==> willow: inputs <==
## apb_uart
module apb_uart #(
    parameter SYSTEM_FREQUENCY = 50_000_000,
    parameter SAMPLING_RATE = 16
)(
    input pclk,  
    input preset_n,  
    input psel,
    input penable,
    input pwrite,
    input[11:0] paddr,
    input[3:0] pstrb,
    input[31:0] pwdata,
    output pready,
    output pslverr,
    output[31:0] prdata,
    output irq,
    output logic baud_o,
    output logic tick_rx, 
    input cts_n,
    input rx,
    output tx,
    output rts_n
);
==> flow/config.mk <==
export PLATFORM = sky130hd
export DESIGN_NAME = apb_uart
export DESIGN_NICKNAME = apb_uart
export VERILOG_FILES = /design/flow/design.v
export SDC_FILE = /design/flow/constraint.sdc
export NUM_CORES = 4
export LEC_CHECK = 0
export ABC_AREA = 1
export CAP_MARGIN = 20
export CELL_PAD_IN_SITES_DETAIL_PLACEMENT = 2
export CELL_PAD_IN_SITES_GLOBAL_PLACEMENT = 2
export CORE_ASPECT_RATIO = 1.01
export CORE_MARGIN = 3
export CORE_UTILIZATION = 33
export CTS_CLUSTER_SIZE = 55
export HOLD_SLACK_MARGIN = 0.14
export PLACE_DENSITY_LB_ADDON = 0.21
export SLEW_MARGIN = 40
export TNS_END_PERCENT = 35
==> flow/constraint.sdc <==
create_clock -name core_clock -period 6.23 [get_ports {pclk}]
set_input_delay 1.2460 -clock core_clock [delete_from_list [all_inputs] [get_ports {pclk}]]
set_output_delay 1.2460 -clock core_clock [all_outputs]
set_load 0.01 [all_outputs]
run.sh (not shown) runs the stock make flow with config.mk's settings and CLKGATE_MAP_FILE=.
==> garnet: changes against willow <==
CAP_MARGIN = 5   (was 20)
CELL_PAD_IN_SITES_DETAIL_PLACEMENT = unset   (was 2)
CELL_PAD_IN_SITES_GLOBAL_PLACEMENT = unset   (was 2)
CORE_ASPECT_RATIO = unset   (was 1.01)
CORE_MARGIN = 2   (was 3)
CORE_UTILIZATION = 71   (was 33)
CTS_CLUSTER_DIAMETER = 258   (was unset)
CTS_CLUSTER_SIZE = 15   (was 55)
HOLD_SLACK_MARGIN = unset   (was 0.14)
PLACE_DENSITY_LB_ADDON = unset   (was 0.21)
SLEW_MARGIN = 20   (was 40)
TNS_END_PERCENT = unset   (was 35)
==> flow/constraint.sdc (replaced) <==
create_clock -name core_clock -period 11.4 [get_ports {pclk}]
set_input_delay 2.2800 -clock core_clock [delete_from_list [all_inputs] [get_ports {pclk}]]
set_output_delay 2.2800 -clock core_clock [all_outputs]
set_load 0.01 [all_outputs]
==> tundra: changes against willow <==
ABC_AREA = unset   (was 1)
CELL_PAD_IN_SITES_DETAIL_PLACEMENT = unset   (was 2)
CELL_PAD_IN_SITES_GLOBAL_PLACEMENT = unset   (was 2)
CORE_ASPECT_RATIO = unset   (was 1.01)
CORE_MARGIN = 2   (was 3)
CORE_UTILIZATION = 58   (was 33)
CTS_CLUSTER_SIZE = 60   (was 55)
HOLD_SLACK_MARGIN = unset   (was 0.14)
MIN_ROUTING_LAYER = met2   (was unset)
PLACE_DENSITY_LB_ADDON = unset   (was 0.21)
SLEW_MARGIN = 20   (was 40)
TNS_END_PERCENT = unset   (was 35)
==> flow/constraint.sdc (replaced) <==
create_clock -name core_clock -period 20.0 [get_ports {pclk}]
set_input_delay 4.0000 -clock core_clock [delete_from_list [all_inputs] [get_ports {pclk}]]
set_output_delay 4.0000 -clock core_clock [all_outputs]
set_load 0.01 [all_outputs]
==> notes <==
The clock power of willow is 2.8 times that of garnet. In willow the first-iteration DRC count is smaller than in garnet, by about 50%. willow passed the timing, DRC and antenna checks. tundra ran to the end with no violations. garnet produced a clean layout. Clock skew, highest first: willow, tundra, garnet. Register-to-register slack: willow < garnet < tundra. In garnet the global-route usage is higher than in willow, by 15 points. Between tundra and garnet, the lower total power is in tundra (gap 32%, measured against garnet).
==> figures <==
| item | tundra | garnet | willow |
|---|---|---|---|
| Signal buffers share of area | 0.0304 | 0.0294 | 0.0292 |
| Cell type with the highest occurrence count on the critical path | - | sky130_fd_sc_hd__nor2_1 | sky130_fd_sc_hd__nor2_1 |
| Period utilization | 0.305 | 0.457 | 0.546 |
| Total power per unit cell area | 91.2 nW/um^2 | 137 nW/um^2 | 286 nW/um^2 |
| Worst Hold Depth | 2 | 0 | 0 |
| Sequential-to-total area share from yosys stat | 0.576 | 0.564 | 0.564 |
| Transition time of the tightest slew-check pin | 1.11 ns | 1.07 ns | 0.845 ns |
| Required @ worst endpoint | 16.00 ns | 11.67 ns | 6.53 ns |
| Multi-input gate share of total cell area | 0.350 | 0.338 | 0.317 |
| Result of the run | finished clean | finished clean | finished clean |
| Number of logged tool warnings | 44 | 46 | 42 |
| Worst hold slack | 0.420 ns | 0.380 ns | 0.388 ns |
| Switching Fraction | 0.214 | 0.214 | 0.221 |

==> try-onyx <==
apb_uart again, from the RTL that the note above started with.
==> flow/config.mk <==
export PLATFORM = sky130hd
export DESIGN_NAME = apb_uart
export DESIGN_NICKNAME = apb_uart
export VERILOG_FILES = /design/flow/design.v
export SDC_FILE = /design/flow/constraint.sdc
export NUM_CORES = 4
export LEC_CHECK = 0
export CAP_MARGIN = 10
export CORE_ASPECT_RATIO = 0.72
export CORE_MARGIN = 2
export CORE_UTILIZATION = 72
export CTS_CLUSTER_SIZE = 50
export HOLD_SLACK_MARGIN = 0.25
export PLACE_DENSITY_LB_ADDON = 0.0
export SETUP_SLACK_MARGIN = 0.99
export SLEW_MARGIN = 20
==> flow/constraint.sdc <==
create_clock -name core_clock -period 3.37 [get_ports {pclk}]
set_input_delay 0.6740 -clock core_clock [delete_from_list [all_inputs] [get_ports {pclk}]]
set_output_delay 0.6740 -clock core_clock [all_outputs]
set_load 0.01 [all_outputs]
==> try-indigo: changes against try-onyx <==
Settings changed: CAP_MARGIN 10 to 20, CTS_CLUSTER_DIAMETER set to 28, CTS_CLUSTER_SIZE 50 to 62, HOLD_SLACK_MARGIN 0.25 to 0.3, PLACE_DENSITY_LB_ADDON 0.0 to 0.01, SETUP_SLACK_MARGIN 0.99 to 0.96.
==> flow_metrics.tcl <==
# collected from the flow reports
set metrics [dict create \
    dr_wl_met3_um 12100 \
    total_power_mw 23.2 \
    cp_max_fo 6 \
    use_met2 0.609 \
    pg_comb_mw 0.511 \
    fin_cells 3906 \
    fin_ws_ps 736 \
    worstSetupEndpoint "uart_tx_top_inst.fifo_tx_inst.count[3]$_SDFFE_PP0P_" \
    seqPwrFrac 0.440 \
    switching_share 0.230 \
    dp.cells 3626 \
    cts-hold-fix-buffers 1 \
    hold_class "flip-flop to flip-flop" \
    syn_to_final_growth_pct 21.4 \
    sh_seq_area 0.476 \
    period_minus_slack_ps 2630 \
    run_status "complete, no violations" \
    p_switching_mw 5.33 \
    wirelength_um 100000 \
    vias 26800 \
    required_ps 3910 \
]
the above is filed under try-indigo

==> flow_metrics.tcl <==
# collected from the flow reports
set metrics [dict create \
    run_status "complete, no violations" \
    hold_class "primary input to async pin" \
    wirelength_um 90000 \
    seqPwrFrac 0.533 \
    required_ps 3860 \
    dr_wl_met3_um 9040 \
    vias 25200 \
    pg_comb_mw 0.484 \
    cts-hold-fix-buffers 2 \
    period_minus_slack_ps 2570 \
]
the above is filed under try-onyx

No activity file was given, so power comes from the tool's default toggle rates.
